==> flow/design.v (excerpt) <==
module dlf_core (
   input             clk,
   input             rstn,
   input             dlf_en,
   input  [4:0]      tdc_dout,
   input  [17:0]     dlf_a2,
   input  [17:0]     dlf_a3,
   input  [17:0]     dlf_b1,
   input  [17:0]     dlf_b2,
   input  [14:0]     dlf_sdm_nc_in,
   output [15:0]     dlf_out,
   output            dlf_valid
   );
Size: ~6800 cells after synthesis, roughly 260 flip-flops, ~110 I/O pins, ~61000 sq um of cells after synthesis.
export LEC_CHECK = 0
export CAP_MARGIN = 5
export CORE_MARGIN = 2
export CORE_UTILIZATION = 72
export CTS_CLUSTER_SIZE = 48
export HOLD_SLACK_MARGIN = 0.29
export SETUP_SLACK_MARGIN = 2.29
export SLEW_MARGIN = 20
create_clock -name core_clock -period 16.7 [get_ports {clk}]
run.sh (not shown) runs the stock make flow with config.mk's settings and CLKGATE_MAP_FILE=.
The starting point finished but fails on setup timing.
Then changed:
CAP_MARGIN = 20   (was 5)
CORE_UTILIZATION = 40   (was 72)
CTS_CLUSTER_SIZE = not set   (was 48)
HOLD_SLACK_MARGIN = not set   (was 0.29)
SETUP_SLACK_MARGIN = not set   (was 2.29)
clock period = 25.0 ns   (was 16.7 ns; I/O delays follow)
Result: The changed run passed the timing, design-rule and antenna checks; wire length came out lower by about 7%; clock-buffer cell count rises by 9; first-iteration DRC count fell by 29%; setup slack improved by 3.9 ns.

dlf_core again, from the RTL that the note above started with.
clock: 16.7 ns
lec_check: 0
cap_margin: 5
core_margin: 2
core_utilization: 72
setup_slack_margin: 2.29
slew_margin: 20
The first run finished with setup timing left.
Next try:
- CAP_MARGIN: 5 -> 20
- CORE_UTILIZATION: 72 -> 40
- SETUP_SLACK_MARGIN: 2.29 -> default
- clock period: 16.7 -> 27.5 ns (I/O delays scaled with it)
=>
- The changed run produced a clean layout
- core utilization shrinks by 43 points
- flip-flop count is unchanged
- design area shrinks by 8.8%
- wire length shrinks by about 8%
- worst setup slack improved by 5.1 ns
- area after synthesis is unchanged
- non-clock buffer count shrinks by 737
- worst hold slack got worse by 0.0046 ns
Next try:
- ABC_AREA: default -> 1
- CORE_UTILIZATION: 40 -> 63
- clock period: 27.5 -> 37.5 ns (I/O delays scaled with it)
First-iteration DRC count came out higher by 37%; die area falls by 37%; clock skew goes down by 0.015 ns; register-to-register slack gains 11 ns; cell area decreases by 2.3%; global-route usage went up by 14 points; routed wire length goes up by 8.9%; final cell count went down by 1.1%; count of clock-buffer cells in the layout went up by 5; setup slack improves by 9.1 ns.
Next try:
- ABC_AREA: 1 -> default
- CORE_UTILIZATION: 63 -> 22
- clock period: 37.5 -> 32.9 ns (I/O delays scaled with it)
The new run produced a clean layout.
Utilization came out lower by 43 points.
Flip-flop count does not change.
Design area came out higher by 5.8%.
Global-route usage came out lower by 23 points.
Non-clock buffer count came out lower by 1.
Area after synthesis came out higher by 0.77%.

## v9
Starting RTL as in the previous note.
Settings: LEC_CHECK=0, CAP_MARGIN=40, CORE_MARGIN=2, CORE_UTILIZATION=72, MAX_ROUTING_LAYER=met4, SLEW_MARGIN=5; clock period 15.8 ns.
v9 finished every stage; the final checks, however, were not passed, the failures being setup timing.
What v58 does differently from v9 at the input level:
- CORE_UTILIZATION: 72 -> 11
- CAP_MARGIN: 40 -> 20
- MAX_ROUTING_LAYER: met4 -> unset
- SLEW_MARGIN: 5 -> 20
- the clock period (ns, I/O delays scaled along): 15.8 -> 37.5
==> comparison <==
- v58 went all the way through synthesis, placement and routing and the layout is clean on timing, DRC and antenna.
- Count of clock-buffer cells in the layout ends up higher on v58.
- Against v9, v58 comes in 12.68 ns higher on worst setup slack.
- v58 vs v9 — global-route met1 utilization dropped 41 points.
- Against v9, v58 comes in 8.8 points lower on non-clock buffering overhead in the final layout.
- v58 packs its core more loosely than v9.
What v37 does differently from v58 at the input level:
- SLEW_MARGIN changed from 20 to 35
- CORE_UTILIZATION changed from 11 to 40
- TNS_END_PERCENT newly set to 75
- the clock period (ns, I/O delays scaled along) changed from 37.5 to 25.0
==> comparison <==
- Going from v58 to v37, critical path depth saw a decrease, total number of vias saw a decrease, wire length reported by the detailed router saw a decrease, average wire per cell in the routed design saw an increase, number of fillers in the final layout saw a decrease.

Starting RTL as in the previous note.
export LEC_CHECK = 0
export ABC_AREA = 0
export CAP_MARGIN = 20
export CELL_PAD_IN_SITES_DETAIL_PLACEMENT = 1
export CELL_PAD_IN_SITES_GLOBAL_PLACEMENT = 2
export CORE_ASPECT_RATIO = 1.46
export CORE_MARGIN = 3
export CORE_UTILIZATION = 40
export CTS_CLUSTER_DIAMETER = 235
export GPL_ROUTABILITY_DRIVEN = 0
export MAX_ROUTING_LAYER = met4
export MIN_ROUTING_LAYER = met1
export PLACE_DENSITY_LB_ADDON = 0.26
export SETUP_SLACK_MARGIN = 3.87
export SLEW_MARGIN = 35
export TNS_END_PERCENT = 25
create_clock -name core_clock -period 15.5 [get_ports {clk}]
The first run completed and failed the layout checks on negative setup slack.
Edit:
- CELL_PAD_IN_SITES_DETAIL_PLACEMENT: 1 -> default
- CELL_PAD_IN_SITES_GLOBAL_PLACEMENT: 2 -> 0
- CORE_MARGIN: 3 -> 2
- CORE_UTILIZATION: 40 -> 72
- CTS_CLUSTER_DIAMETER: 235 -> 102
- PLACE_DENSITY_LB_ADDON: 0.26 -> default
- SETUP_SLACK_MARGIN: 3.87 -> default
- SLEW_MARGIN: 35 -> 20
- TNS_END_PERCENT: 25 -> default
- clock period: 15.5 -> 9.45 ns (I/O delays scaled with it)
The new run produced a layout that fails on negative setup slack; area after synthesis is unchanged; global-route usage went up by 17 points; cell count is lower by 8.6%.
Edit:
- CELL_PAD_IN_SITES_GLOBAL_PLACEMENT: 0 -> 2
- CORE_UTILIZATION: 72 -> 44
- CTS_CLUSTER_DIAMETER: 102 -> 56
- PLACE_DENSITY_LB_ADDON: default -> 0.09
- SETUP_SLACK_MARGIN: default -> -1.47
- clock period: 9.45 -> 15.5 ns (I/O delays scaled with it)
Effect: The new run finished but failed the layout checks on negative setup slack. Worst setup slack gets better by 5400 ps. Routed wire length decreases by 5.6%. Cell count increases by 7.4%.
Edit:
- ABC_AREA: 0 -> 1
- GPL_TIMING_DRIVEN: default -> 0
- SETUP_SLACK_MARGIN: -1.47 -> 4.54
Effect:
- The new run finished with negative setup slack left
- setup slack gains 550 ps
- clock-buffer cell count fell by 4
- design area falls by 2.2%
